Setup of JK:
Design cordic, start of the top module:
module cordic (
    input wire clk,
    input wire rst,
    input wire                        valid_i,
    input wire signed [16:0]    x_i,
    input wire signed [16:0]    y_i,
    output wire                        valid_o,
    output wire signed [16:0]    x_o,
    output wire signed [16:0]    y_o
    );
clock: 4.47 ns
lec_check: 0
cap_margin: 20
core_margin: 2
core_utilization: 61
slew_margin: 20
run.sh (not shown) runs the stock make flow with config.mk's settings and CLKGATE_MAP_FILE=.
Inputs modified between JK and MS:
- a change of CORE_UTILIZATION from 61 to 72
- an added PLACE_DENSITY of 0.42
- an added ABC_AREA of 1
- an added CTS_CLUSTER_DIAMETER of 400
- an added SETUP_SLACK_MARGIN of 0.58
- an added CTS_CLUSTER_SIZE of 100
- a change of the clock period (ns, I/O delays scaled along) from 4.47 to 2.54
Seen in the log of MS: DPL-0033 during detailed placement (3_5_place_dp), after which the run never completed.
Taking JK as the reference, in MS netlist area before placement climbed 5.0%; multiplexer share of the synthesized area dropped 0.90 points; share of synthesized cell area in and-or and or-and compound cells climbed 4.1 points; total die size dropped about 11%; number of nets at floorplan climbed 21%.
Average cell area after synthesis: MS < JK
Against JK as the reference, MS delivers a lower row count.
Looking at final weighted congestion in routability-driven placement, MS sits 16% above JK.

The RTL this note starts from:
==> flow/design.v <==
`timescale 1ns/1ns
 `timescale 1ns/1ns
module signed_shifter (input wire [4-1:0] i,
                       input wire signed [16:0] D,
                       output reg signed [16:0] Q);
always @ *
begin
Q = D >>> i;  
end
endmodule
 `timescale 1ns/1ns
module rotator (
    input wire clk,
    input wire rst,
    input wire signed  [16:0]    x_i,
    input wire signed  [16:0]    y_i,
    output wire signed [16:0]    x_o,
    output wire signed [16:0]    y_o
    );
    parameter integer iteration             = 0;  
    parameter signed [16:0] tangle = 0;  
    reg signed [16:0] x_1;
    reg signed [16:0] y_1;
    wire signed [16:0] x_i_shifted;
    wire signed [16:0] y_i_shifted;
    signed_shifter x_shifter(iteration,x_i,x_i_shifted);
    signed_shifter y_shifter(iteration,y_i,y_i_shifted);
    always @ (posedge clk)
        if (rst) begin
            x_1 <= 0;
            y_1 <= 0;
            end else begin
            if (y_i > 0) begin   
                x_1 <= x_i + y_i_shifted;  
                y_1 <= y_i - x_i_shifted;  
                end else begin
                x_1 <= x_i - y_i_shifted;  
                y_1 <= y_i + x_i_shifted;  
            end
        end
        assign x_o = x_1;
        assign y_o = y_1;
endmodule
 `timescale 1ns/1ns
module cordic (
    input wire clk,
    input wire rst,
    input wire                        valid_i,
    input wire signed [16:0]    x_i,
    input wire signed [16:0]    y_i,
    output wire                        valid_o,
    output wire signed [16:0]    x_o,
    output wire signed [16:0]    y_o
    );
    function [16:0] tanangle;
        input [3:0] i;
        begin
            case (i)
                4'b0000: tanangle = 17'd25735;     
                4'b0001: tanangle = 17'd15192;     
                4'b0010: tanangle = 17'd8027;      
                4'b0011: tanangle = 17'd4075;      
                4'b0100: tanangle = 17'd2045;      
                4'b0101: tanangle = 17'd1024;      
                4'b0110: tanangle = 17'd512;       
                4'b0111: tanangle = 17'd256;       
                4'b1000: tanangle = 17'd128;       
                4'b1001: tanangle = 17'd64;        
                4'b1010: tanangle = 17'd32;        
                4'b1011: tanangle = 17'd16;        
                4'b1100: tanangle = 17'd8;         
                4'b1101: tanangle = 17'd4;         
                4'b1110: tanangle = 17'd2;         
                4'b1111: tanangle = 17'd1;         
            endcase
        end
    endfunction
    wire signed [16:0] x [16-1:0];
    wire signed [16:0] y [16-1:0];
    assign x[0]    = x_i < 0  ? -x_i 
                                : x_i;
    assign y[0]    = y_i < 0  ? -y_i
                                : y_i;
    assign x_o     = x[16-1];
    assign y_o     = y[16-1];
    reg [16-2:0] valid_pipe;
    always @ (posedge clk)
        if (rst)
            valid_pipe <= 0;
        else
            valid_pipe <= {valid_pipe[16-3:0], valid_i};
    assign valid_o = valid_pipe[16-2];
    genvar i;
    generate
    for(i = 0;i<16-1;i = i+1)
    begin
        rotator #(.iteration(i), .tangle(tanangle(i))) U (clk,rst,x[i],y[i],x[i+1],y[i+1]);
    end
    endgenerate
endmodule
export LEC_CHECK = 0
export CAP_MARGIN = 0
export CELL_PAD_IN_SITES_GLOBAL_PLACEMENT = 0
export CORE_MARGIN = 2
export CORE_UTILIZATION = 70
export CTS_CLUSTER_DIAMETER = 46
export GPL_TIMING_DRIVEN = 1
export HOLD_SLACK_MARGIN = -0.09
export MAX_ROUTING_LAYER = met4
export MIN_ROUTING_LAYER = met1
export SETUP_SLACK_MARGIN = 0.47
export SLEW_MARGIN = 20
export TNS_END_PERCENT = 35
create_clock -name core_clock -period 4.36 [get_ports {clk}]
The baseline failed in global routing, error GRT-0232.
Edit:
Settings changed: CAP_MARGIN 0 to 20, CELL_PAD_IN_SITES_GLOBAL_PLACEMENT 0 to default, CTS_CLUSTER_DIAMETER 46 to default, CTS_CLUSTER_SIZE from default to 31, GPL_TIMING_DRIVEN 1 to default, HOLD_SLACK_MARGIN -0.09 to default, MAX_ROUTING_LAYER met4 to default, MIN_ROUTING_LAYER met1 to default, SETUP_SLACK_MARGIN 0.47 to -0.25, TNS_END_PERCENT 35 to default.
Clock period 4.36 ns to 3.98 ns, I/O delays scaled along.
The new run finished but fails on negative setup slack.
Synthesized area stays the same.
Synthesized cell count does not change.
Die size stays the same.
Edit:
Settings changed: CORE_UTILIZATION 70 to 12, CTS_CLUSTER_SIZE 31 to default, SETUP_SLACK_MARGIN -0.25 to default.
Clock period 3.98 ns to 5.85 ns, I/O delays scaled along.
The changed run passed the timing, DRC and antenna checks.
Synthesized cell count is unchanged.
Setup slack gets better by 1.2 ns.
Worst hold slack gets worse by 0.0051 ns.
First-iteration DRC count fell by 45%.
Register-to-register slack gets better by 1.2 ns.

## wip/ember
Starts from the design.v that is shown in full above.
==> flow/config.mk <==
export PLATFORM = sky130hd
export DESIGN_NAME = cordic
export DESIGN_NICKNAME = cordic
export VERILOG_FILES = /design/flow/design.v
export SDC_FILE = /design/flow/constraint.sdc
export NUM_CORES = 4
export LEC_CHECK = 0
export CAP_MARGIN = 40
export CELL_PAD_IN_SITES_GLOBAL_PLACEMENT = 2
export CORE_ASPECT_RATIO = 0.59
export CORE_MARGIN = 5
export CORE_UTILIZATION = 53
export CTS_CLUSTER_DIAMETER = 46
export GPL_ROUTABILITY_DRIVEN = 0
export GPL_TIMING_DRIVEN = 1
export MAX_ROUTING_LAYER = met4
export MIN_ROUTING_LAYER = met2
export PLACE_DENSITY_LB_ADDON = 0.04
export SETUP_SLACK_MARGIN = 0.33
export SLEW_MARGIN = 20
export TNS_END_PERCENT = 35
==> flow/constraint.sdc <==
create_clock -name core_clock -period 3.09 [get_ports {clk}]
set_input_delay 0.6180 -clock core_clock [delete_from_list [all_inputs] [get_ports {clk}]]
set_output_delay 0.6180 -clock core_clock [all_outputs]
set_load 0.01 [all_outputs]
Flow for wip/ember halted at 3_1_place_gp_skip_io, error code FLW-0024.
Edits applied to the flow inputs when going from wip/ember to wip/tundra:
# wip/ember
export LEC_CHECK = 0
export CAP_MARGIN = 40
export CELL_PAD_IN_SITES_GLOBAL_PLACEMENT = 2
export CORE_ASPECT_RATIO = 0.59
export CORE_MARGIN = 5
export CORE_UTILIZATION = 53
export CTS_CLUSTER_DIAMETER = 46
export GPL_ROUTABILITY_DRIVEN = 0
export GPL_TIMING_DRIVEN = 1
export MAX_ROUTING_LAYER = met4
export MIN_ROUTING_LAYER = met2
export PLACE_DENSITY_LB_ADDON = 0.04
export SETUP_SLACK_MARGIN = 0.33
export SLEW_MARGIN = 20
export TNS_END_PERCENT = 35
create_clock -name core_clock -period 3.09 [get_ports {clk}]
# wip/tundra
export LEC_CHECK = 0
export CAP_MARGIN = 40
export CELL_PAD_IN_SITES_GLOBAL_PLACEMENT = 0
export CORE_MARGIN = 2
export CORE_UTILIZATION = 66
export CTS_CLUSTER_DIAMETER = 46
export GPL_TIMING_DRIVEN = 1
export HOLD_SLACK_MARGIN = 0.06
export MAX_ROUTING_LAYER = met4
export MIN_ROUTING_LAYER = met1
export PLACE_DENSITY_LB_ADDON = 0.28
export SETUP_SLACK_MARGIN = 0.47
export SLEW_MARGIN = 20
export TNS_END_PERCENT = 35
create_clock -name core_clock -period 4.56 [get_ports {clk}]
Findings:
As the logs show, wip/ember stopped at 3_1_place_gp_skip_io after a tool error, so it never reached the end of the flow. wip/tundra finished all stages; layout check result: FAIL, due to negative setup slack. Compared wip/tundra vs wip/ember, and number of core rows is up in wip/tundra. Compared with wip/ember, wip/tundra shows die height that has gone up by more than 10%. | overall die width | higher: wip/ember |.
Modified inputs, wip/onyx compared to wip/tundra
# wip/tundra
export LEC_CHECK = 0
export CAP_MARGIN = 40
export CELL_PAD_IN_SITES_GLOBAL_PLACEMENT = 0
export CORE_MARGIN = 2
export CORE_UTILIZATION = 66
export CTS_CLUSTER_DIAMETER = 46
export GPL_TIMING_DRIVEN = 1
export HOLD_SLACK_MARGIN = 0.06
export MAX_ROUTING_LAYER = met4
export MIN_ROUTING_LAYER = met1
export PLACE_DENSITY_LB_ADDON = 0.28
export SETUP_SLACK_MARGIN = 0.47
export SLEW_MARGIN = 20
export TNS_END_PERCENT = 35
create_clock -name core_clock -period 4.56 [get_ports {clk}]
# wip/onyx
export LEC_CHECK = 0
export CAP_MARGIN = 20
export CORE_MARGIN = 2
export CORE_UTILIZATION = 64
export SLEW_MARGIN = 20
create_clock -name core_clock -period 3.07 [get_ports {clk}]
[summary]
Seen in the log of wip/onyx: DPL-0038 during 5_1_grt, after which the run never completed.
Placement-stage cell area ended up 21% higher on wip/onyx than on wip/tundra.
Diff wip/tundra..wip/onyx | chip area in the Yosys report | negligible
Going from wip/tundra to wip/onyx, core area grew by a few percent.
For the die extent in y, wip/onyx came in 3.9 microns higher than wip/tundra did.
On wip/onyx: number of standard-cell rows in the floorplan is about 1.1% higher than what wip/tundra gave.
As far as fraction of synthesized area in multiplexers goes, wip/onyx and wip/tundra are indistinguishable; the numbers are identical.
wip/onyx -> wip/tundra: post-synthesis instance total delta 0, exact match
The post-cts gate resize count in wip/tundra is 0.21 times that in wip/onyx.
H-tree depth: wip/onyx < wip/tundra
In wip/onyx relative to wip/tundra, die area had gone up by a few percent.
Changes in wip/zinc relative to wip/onyx:
# wip/onyx
export LEC_CHECK = 0
export CAP_MARGIN = 20
export CORE_MARGIN = 2
export CORE_UTILIZATION = 64
export SLEW_MARGIN = 20
create_clock -name core_clock -period 3.07 [get_ports {clk}]
# wip/zinc
export LEC_CHECK = 0
export CAP_MARGIN = 5
export CORE_MARGIN = 2
export CORE_UTILIZATION = 72
export SLEW_MARGIN = 20
create_clock -name core_clock -period 1.55 [get_ports {clk}]
- Status for wip/zinc and wip/onyx: no clean run
- wip/onyx did not make it past 5_1_grt, where a tool error ended it.
- Between wip/zinc and wip/onyx, x dimension of the die is lower for wip/zinc, wip/onyx comes in above that.
- On wip/zinc: die outline height is 15 microns lower than what wip/onyx gave.
- When the final numbers for wip/zinc and wip/onyx were put side by side, the number of placement rows turned out to be greater in wip/onyx.
- Looking at wip/zinc and wip/onyx, the xor and xnor fraction of the mapped netlist area is a wash.
